== run A ==
==> flow/design.v (excerpt) <==
module  ATCONV(
	input		clk,
	input		reset,
	output 	    busy,	
	input		ready,	
	output reg	[11:0]	iaddr,
	input signed [12:0]	idata,
	output	reg 	cwr,
	output  reg	[11:0]	caddr_wr,
	output reg 	[12:0] 	cdata_wr,
	output	reg 	crd,
	output reg	[11:0] 	caddr_rd,
	input 	[12:0] 	cdata_rd,
	output reg 	csel
	);
	reg [2:0] cur_state, next_state;
	localparam IDLE = 3'd0;
	localparam READ_IMAGE = 3'd1;
	localparam WRITE_MEM0 = 3'd2;
	localparam READ_MEM0 = 3'd3;
	localparam WRITE_MEM1 = 3'd4;
	localparam FINISH = 3'd5;
	reg [5:0] col, row;
	reg [4:0] tempX_L0, tempY_L0;
	reg [3:0] cnt;
	wire [3:0] is_pad;
	assign is_pad[0] = (col < 6'd2);
	assign is_pad[1] = (col > 6'd61);
	assign is_pad[2] = (row < 6'd2);
	assign is_pad[3] = (row > 6'd61);
	assign busy = !(cur_state == FINISH || cur_state == IDLE);
    reg signed [12:0] kernal;
	reg signed [29:0] conv_sum;
	reg [12:0] max;
	always @(posedge clk or posedge reset) begin
		if(reset) cur_state <= IDLE; 
		else cur_state <= next_state;
	end
	always @(*) begin
		case(cur_state)
			IDLE: begin
				if(ready == 1'b1) next_state = READ_IMAGE;
				else next_state = IDLE;
			end
			READ_IMAGE: begin
				if(cnt == 4'd11) next_state = WRITE_MEM0;
				else next_state = READ_IMAGE;
			end
			WRITE_MEM0: begin
				if(row == 6'd63 && col == 6'd63) next_state = READ_MEM0;
				else next_state = READ_IMAGE;
			end
			READ_MEM0: begin
				if(cnt == 4'd5) next_state = WRITE_MEM1;
				else next_state = READ_MEM0;
			end
			WRITE_MEM1: begin
				if(row == 6'd62 && col == 6'd62) next_state = FINISH;
				else next_state = READ_MEM0;
			end
			FINISH: begin
  ...
clock: 7.08 ns
lec_check: 0
cap_margin: 20
cell_pad_in_sites_global_placement: 0
core_margin: 2
core_utilization: 70
cts_cluster_diameter: 75
cts_cluster_size: 24
place_density: 0.7
slew_margin: 15
run.sh (not shown) runs the stock make flow with config.mk's settings and CLKGATE_MAP_FILE=.
Run A had finished all stages when the layout checks came back failing, citing setup timing.
Modified inputs, run B compared to run A
- PLACE_DENSITY_LB_ADDON newly set to 0.27
- PLACE_DENSITY removed (was 0.7)
- CORE_UTILIZATION changed from 70 to 72
- CTS_CLUSTER_SIZE changed from 24 to 60
- the clock period (ns, I/O delays scaled along) changed from 7.08 to 6.36
Results
Run B: it failed during global routing (5_1_grt), and the tool reported GRT-0232.
Run A -> run B: post-synthesis register bit count delta 0, exact match
Looking at run A and run B, the number of port buffers is a wash.
The floorplan core density of run B is higher than that of run A.
Post-DP HPWL went up slightly going from run A to run B.
Per the comparison of run B with run A, core footprint dropped 3.5%; height of the chip dropped 1.4%; area of the die dropped 480 um^2; number of instances in the placed design climbed 0.95%; width of the die dropped 1.4%.
Going from run A to run B, routability congestion estimate grows by 0.052.
Input changes introduced in run C (baseline for comparison: run B):
- an added PLACE_DENSITY of 0.7
- an added ABC_AREA of 1
- a change of CTS_CLUSTER_SIZE from 60 to 100
- a change of CTS_CLUSTER_DIAMETER from 75 to 387
- a change of CORE_UTILIZATION from 72 to 47
- a change of CORE_MARGIN from 2 to 9
- a change of CELL_PAD_IN_SITES_GLOBAL_PLACEMENT from 0 to 1
- a deleted PLACE_DENSITY_LB_ADDON that had been 0.27
## What came out
The flow ran to completion for all of run B and run C but run B, which stopped partway.
Status run C: flow complete, layout not clean - setup timing
Run B: it failed during global routing (5_1_grt), and the tool reported GRT-0232.
Run C: mux share of post-synthesis cell area lower than run B
As far as netlist area before placement is concerned, run B and run C perform about the same.
Run B has a lower cell total after placement than run C.
Summary of the comparison: post-synthesis share of cell area spent on and-or and or-and gates is lower in run C, relative to run B.
Diff run B -> run C: die boundary width now larger, fraction of the mapped netlist area in simple logic gates now larger, gate count of the mapped netlist now larger.
When run C is measured against run B, its total nets after synthesis turns out 15% higher.
[run C] placement-stage worst setup slack fell 0.14 ns relative to run B

---

Setup of job 101:
ATCONV again, from the RTL that the note above started with.
export LEC_CHECK = 0
export CAP_MARGIN = 20
export CELL_PAD_IN_SITES_GLOBAL_PLACEMENT = 0
export CORE_MARGIN = 2
export CORE_UTILIZATION = 56
export CTS_CLUSTER_DIAMETER = 387
export PLACE_DENSITY = 0.7
export SLEW_MARGIN = 15
create_clock -name core_clock -period 3.64 [get_ports {clk}]
Job 101 had finished all stages when the layout checks came back failing, citing negative setup slack.
### job 101 -> job 102
- changing CORE_UTILIZATION from 56 to 72
- setting SETUP_SLACK_MARGIN to 1.83 for the first time
- removing PLACE_DENSITY (formerly 0.7)
- changing CTS_CLUSTER_DIAMETER from 387 to 75
- changing the clock period (ns, I/O delays scaled along) from 3.64 to 6.36
## What came out
Placed wire-length estimate after detailed placement: job 101 and job 102 compared, lower one is job 101. Reported for job 101 and job 102, and-or/or-and share of the synthesized area turned out identical to the last digit. | synthesized instance count | job 101 vs job 102 | ≈ equal |. Compared with job 101, total instance count after detailed placement in job 102 decreased by a few percent. Height of the chip is higher on job 101. Job 102 did not finish; a tool error ended it in global routing.
The following lists how job 103 was set up differently from job 102:
- a deleted SETUP_SLACK_MARGIN that had been 1.83
- an added ABC_AREA of 1
- a change of CORE_UTILIZATION from 72 to 32
- a change of CTS_CLUSTER_DIAMETER from 75 to 94
- an added PLACE_DENSITY of 0.95
- a change of CORE_MARGIN from 2 to 9
- a change of CELL_PAD_IN_SITES_GLOBAL_PLACEMENT from 0 to 1
==> comparison <==
- Comparing job 102 and job 103, the higher synthesized cell count is on job 103.
- Of job 102 and job 103, the run reporting the lower instance area after placement was job 102.
- On job 103: number of distinct library cell variants in the gate-level netlist after synthesis is 22 lower than what job 102 gave.
- Job 103 ends up with higher detailed-placement wirelength estimate than job 102 does.
- The flow ran to completion for all of job 102 and job 103 but job 102, which stopped partway.
- The flow ended early for job 102: it failed with a tool error in global routing.
- ~same register share after synthesis in job 102 and job 103
Inputs modified between job 103 and job 104:
- a change of SLEW_MARGIN from 15 to 40
- an added CORE_ASPECT_RATIO of 1.46
- an added GPL_TIMING_DRIVEN of 0
- a change of CAP_MARGIN from 20 to 10
- an added CELL_PAD_IN_SITES_DETAIL_PLACEMENT of 2
- an added SETUP_SLACK_MARGIN of 1.12
- a change of CORE_MARGIN from 9 to 5
- a change of PLACE_DENSITY from 0.95 to 0.7
- a change of CTS_CLUSTER_DIAMETER from 94 to 333
- a deleted ABC_AREA that had been 1
Notes after the runs:
Job 104 finished every stage; the final checks, however, were not passed, the failures being negative setup slack.
The post-synthesis share of cell area spent on and-or and or-and gates in job 104 was higher than what job 103 gave.
Taking job 103 as the reference point, the register-to-register slack of job 104 falls by 0.80 ns.
Between job 103 and job 104, synthesized cell count decreased.
The count of vias placed by the detailed router reported for job 104 is smaller than that of job 103 by 242.
Maximum frequency went down by more than 10% going from job 103 to job 104.
Diff job 103 -> job 104 | minimum clock period | increase of 0.80 ns
Proportion of cell area occupied by registers is lower on job 103
[compare] base=job 103 new=job 104: post-route non-filler standard cell count shows a reduction of 328; I/O pin count held; number of antenna violations at the first check in global routing +1.
Number of clock-tree buffers in the layout in job 104 vs job 103: up 4

---

Starting RTL as in the previous note.
clock: 6.36 ns
lec_check: 0
cap_margin: 20
cell_pad_in_sites_detail_placement: 2
cell_pad_in_sites_global_placement: 1
core_margin: 5
core_utilization: 32
cts_cluster_diameter: 333
place_density: 0.7
setup_slack_margin: 1.12
slew_margin: 40
The first run produced a layout that fails on negative setup slack.
==> next run, changes <==
- CELL_PAD_IN_SITES_DETAIL_PLACEMENT: 2 -> not set
- CELL_PAD_IN_SITES_GLOBAL_PLACEMENT: 1 -> 0
- CORE_MARGIN: 5 -> 2
- CORE_UTILIZATION: 32 -> 64
- CTS_CLUSTER_DIAMETER: 333 -> 75
- SETUP_SLACK_MARGIN: 1.12 -> not set
- SLEW_MARGIN: 40 -> 15
Outcome:
- The changed run reached the layout checks and failed them: negative setup slack
- non-clock buffer count went down by 22
- global-route usage went up by 9.5 points
- worst hold slack loses 0.012 ns
- design area went down by about 5%
- utilization went up by 39 points
==> next run, changes <==
- ABC_AREA: not set -> 1
- CELL_PAD_IN_SITES_GLOBAL_PLACEMENT: 0 -> 1
- CORE_MARGIN: 2 -> 9
- CORE_UTILIZATION: 64 -> 32
- CTS_CLUSTER_DIAMETER: 75 -> 387
- CTS_CLUSTER_SIZE: not set -> 99
- TNS_END_PERCENT: not set -> 10
The changed run produced a layout that fails on negative setup slack.
Worst setup slack gets worse by 0.22 ns.
Worst hold slack is better by 0.0061 ns.
==> next run, changes <==
- ABC_AREA: 1 -> not set
- CELL_PAD_IN_SITES_GLOBAL_PLACEMENT: 1 -> 0
- CORE_MARGIN: 9 -> 2
- CORE_UTILIZATION: 32 -> 65
- CTS_CLUSTER_DIAMETER: 387 -> 75
- CTS_CLUSTER_SIZE: 99 -> not set
- PLACE_DENSITY: 0.7 -> not set
- TNS_END_PERCENT: 10 -> not set
The new run finished with negative setup slack left.
Fmax rose slightly.
Global-route usage grows by 18 points.
Design area went down by a few percent.
Setup slack is better by 0.073 ns.

---

Starting RTL as in the previous note.
export LEC_CHECK = 0
export CAP_MARGIN = 20
export CELL_PAD_IN_SITES_GLOBAL_PLACEMENT = 1
export CORE_MARGIN = 9
export CORE_UTILIZATION = 32
export CTS_CLUSTER_DIAMETER = 387
export PLACE_DENSITY = 0.7
export SLEW_MARGIN = 15
create_clock -name core_clock -period 6.36 [get_ports {clk}]
The baseline ran to the end with violations: setup timing.
Next try:
--- a/flow/config.mk
+++ b/flow/config.mk
@@ -7,2 +7,3 @@
 export LEC_CHECK = 0
+export ABC_AREA = 1
 export CAP_MARGIN = 20
@@ -12,3 +13,4 @@
 export CTS_CLUSTER_DIAMETER = 387
-export PLACE_DENSITY = 0.7
+export CTS_CLUSTER_SIZE = 99
+export PLACE_DENSITY_LB_ADDON = 0.07
 export SLEW_MARGIN = 15
After rerunning: The new run completed and failed the layout checks on setup timing; utilization came out higher by 2.9 points; final cell count went up by about a fifth; worst hold slack stays flat.
Next try:
==> flow/config.mk (replaced) <==
export PLATFORM = sky130hd
export DESIGN_NAME = ATCONV
export DESIGN_NICKNAME = ATCONV
export VERILOG_FILES = /design/flow/design.v
export SDC_FILE = /design/flow/constraint.sdc
export NUM_CORES = 4
export LEC_CHECK = 0
export CAP_MARGIN = 20
export CELL_PAD_IN_SITES_GLOBAL_PLACEMENT = 0
export CORE_MARGIN = 2
export CORE_UTILIZATION = 72
export CTS_CLUSTER_DIAMETER = 75
export PLACE_DENSITY_LB_ADDON = 0.01
export SETUP_SLACK_MARGIN = 1.89
export SLEW_MARGIN = 15
Result: With this change the flow did not get past global routing (5_1_grt) (GRT-0232). Synthesized area is about the same. Die size went down by 60%. Synthesized cell count fell by 15%.
Next try:
==> flow/config.mk (replaced) <==
export PLATFORM = sky130hd
export DESIGN_NAME = ATCONV
export DESIGN_NICKNAME = ATCONV
export VERILOG_FILES = /design/flow/design.v
export SDC_FILE = /design/flow/constraint.sdc
export NUM_CORES = 4
export LEC_CHECK = 0
export ABC_AREA = 1
export CAP_MARGIN = 20
export CELL_PAD_IN_SITES_GLOBAL_PLACEMENT = 1
export CORE_MARGIN = 9
export CORE_UTILIZATION = 32
export CTS_CLUSTER_DIAMETER = 387
export CTS_CLUSTER_SIZE = 99
export PLACE_DENSITY = 0.7
export SETUP_SLACK_MARGIN = 1.3
export SLEW_MARGIN = 15
The changed run completed, yet does not pass: setup timing; area after synthesis hardly moves; die size goes up to 2.5 times its value; synthesized cell count goes up by about 17%.
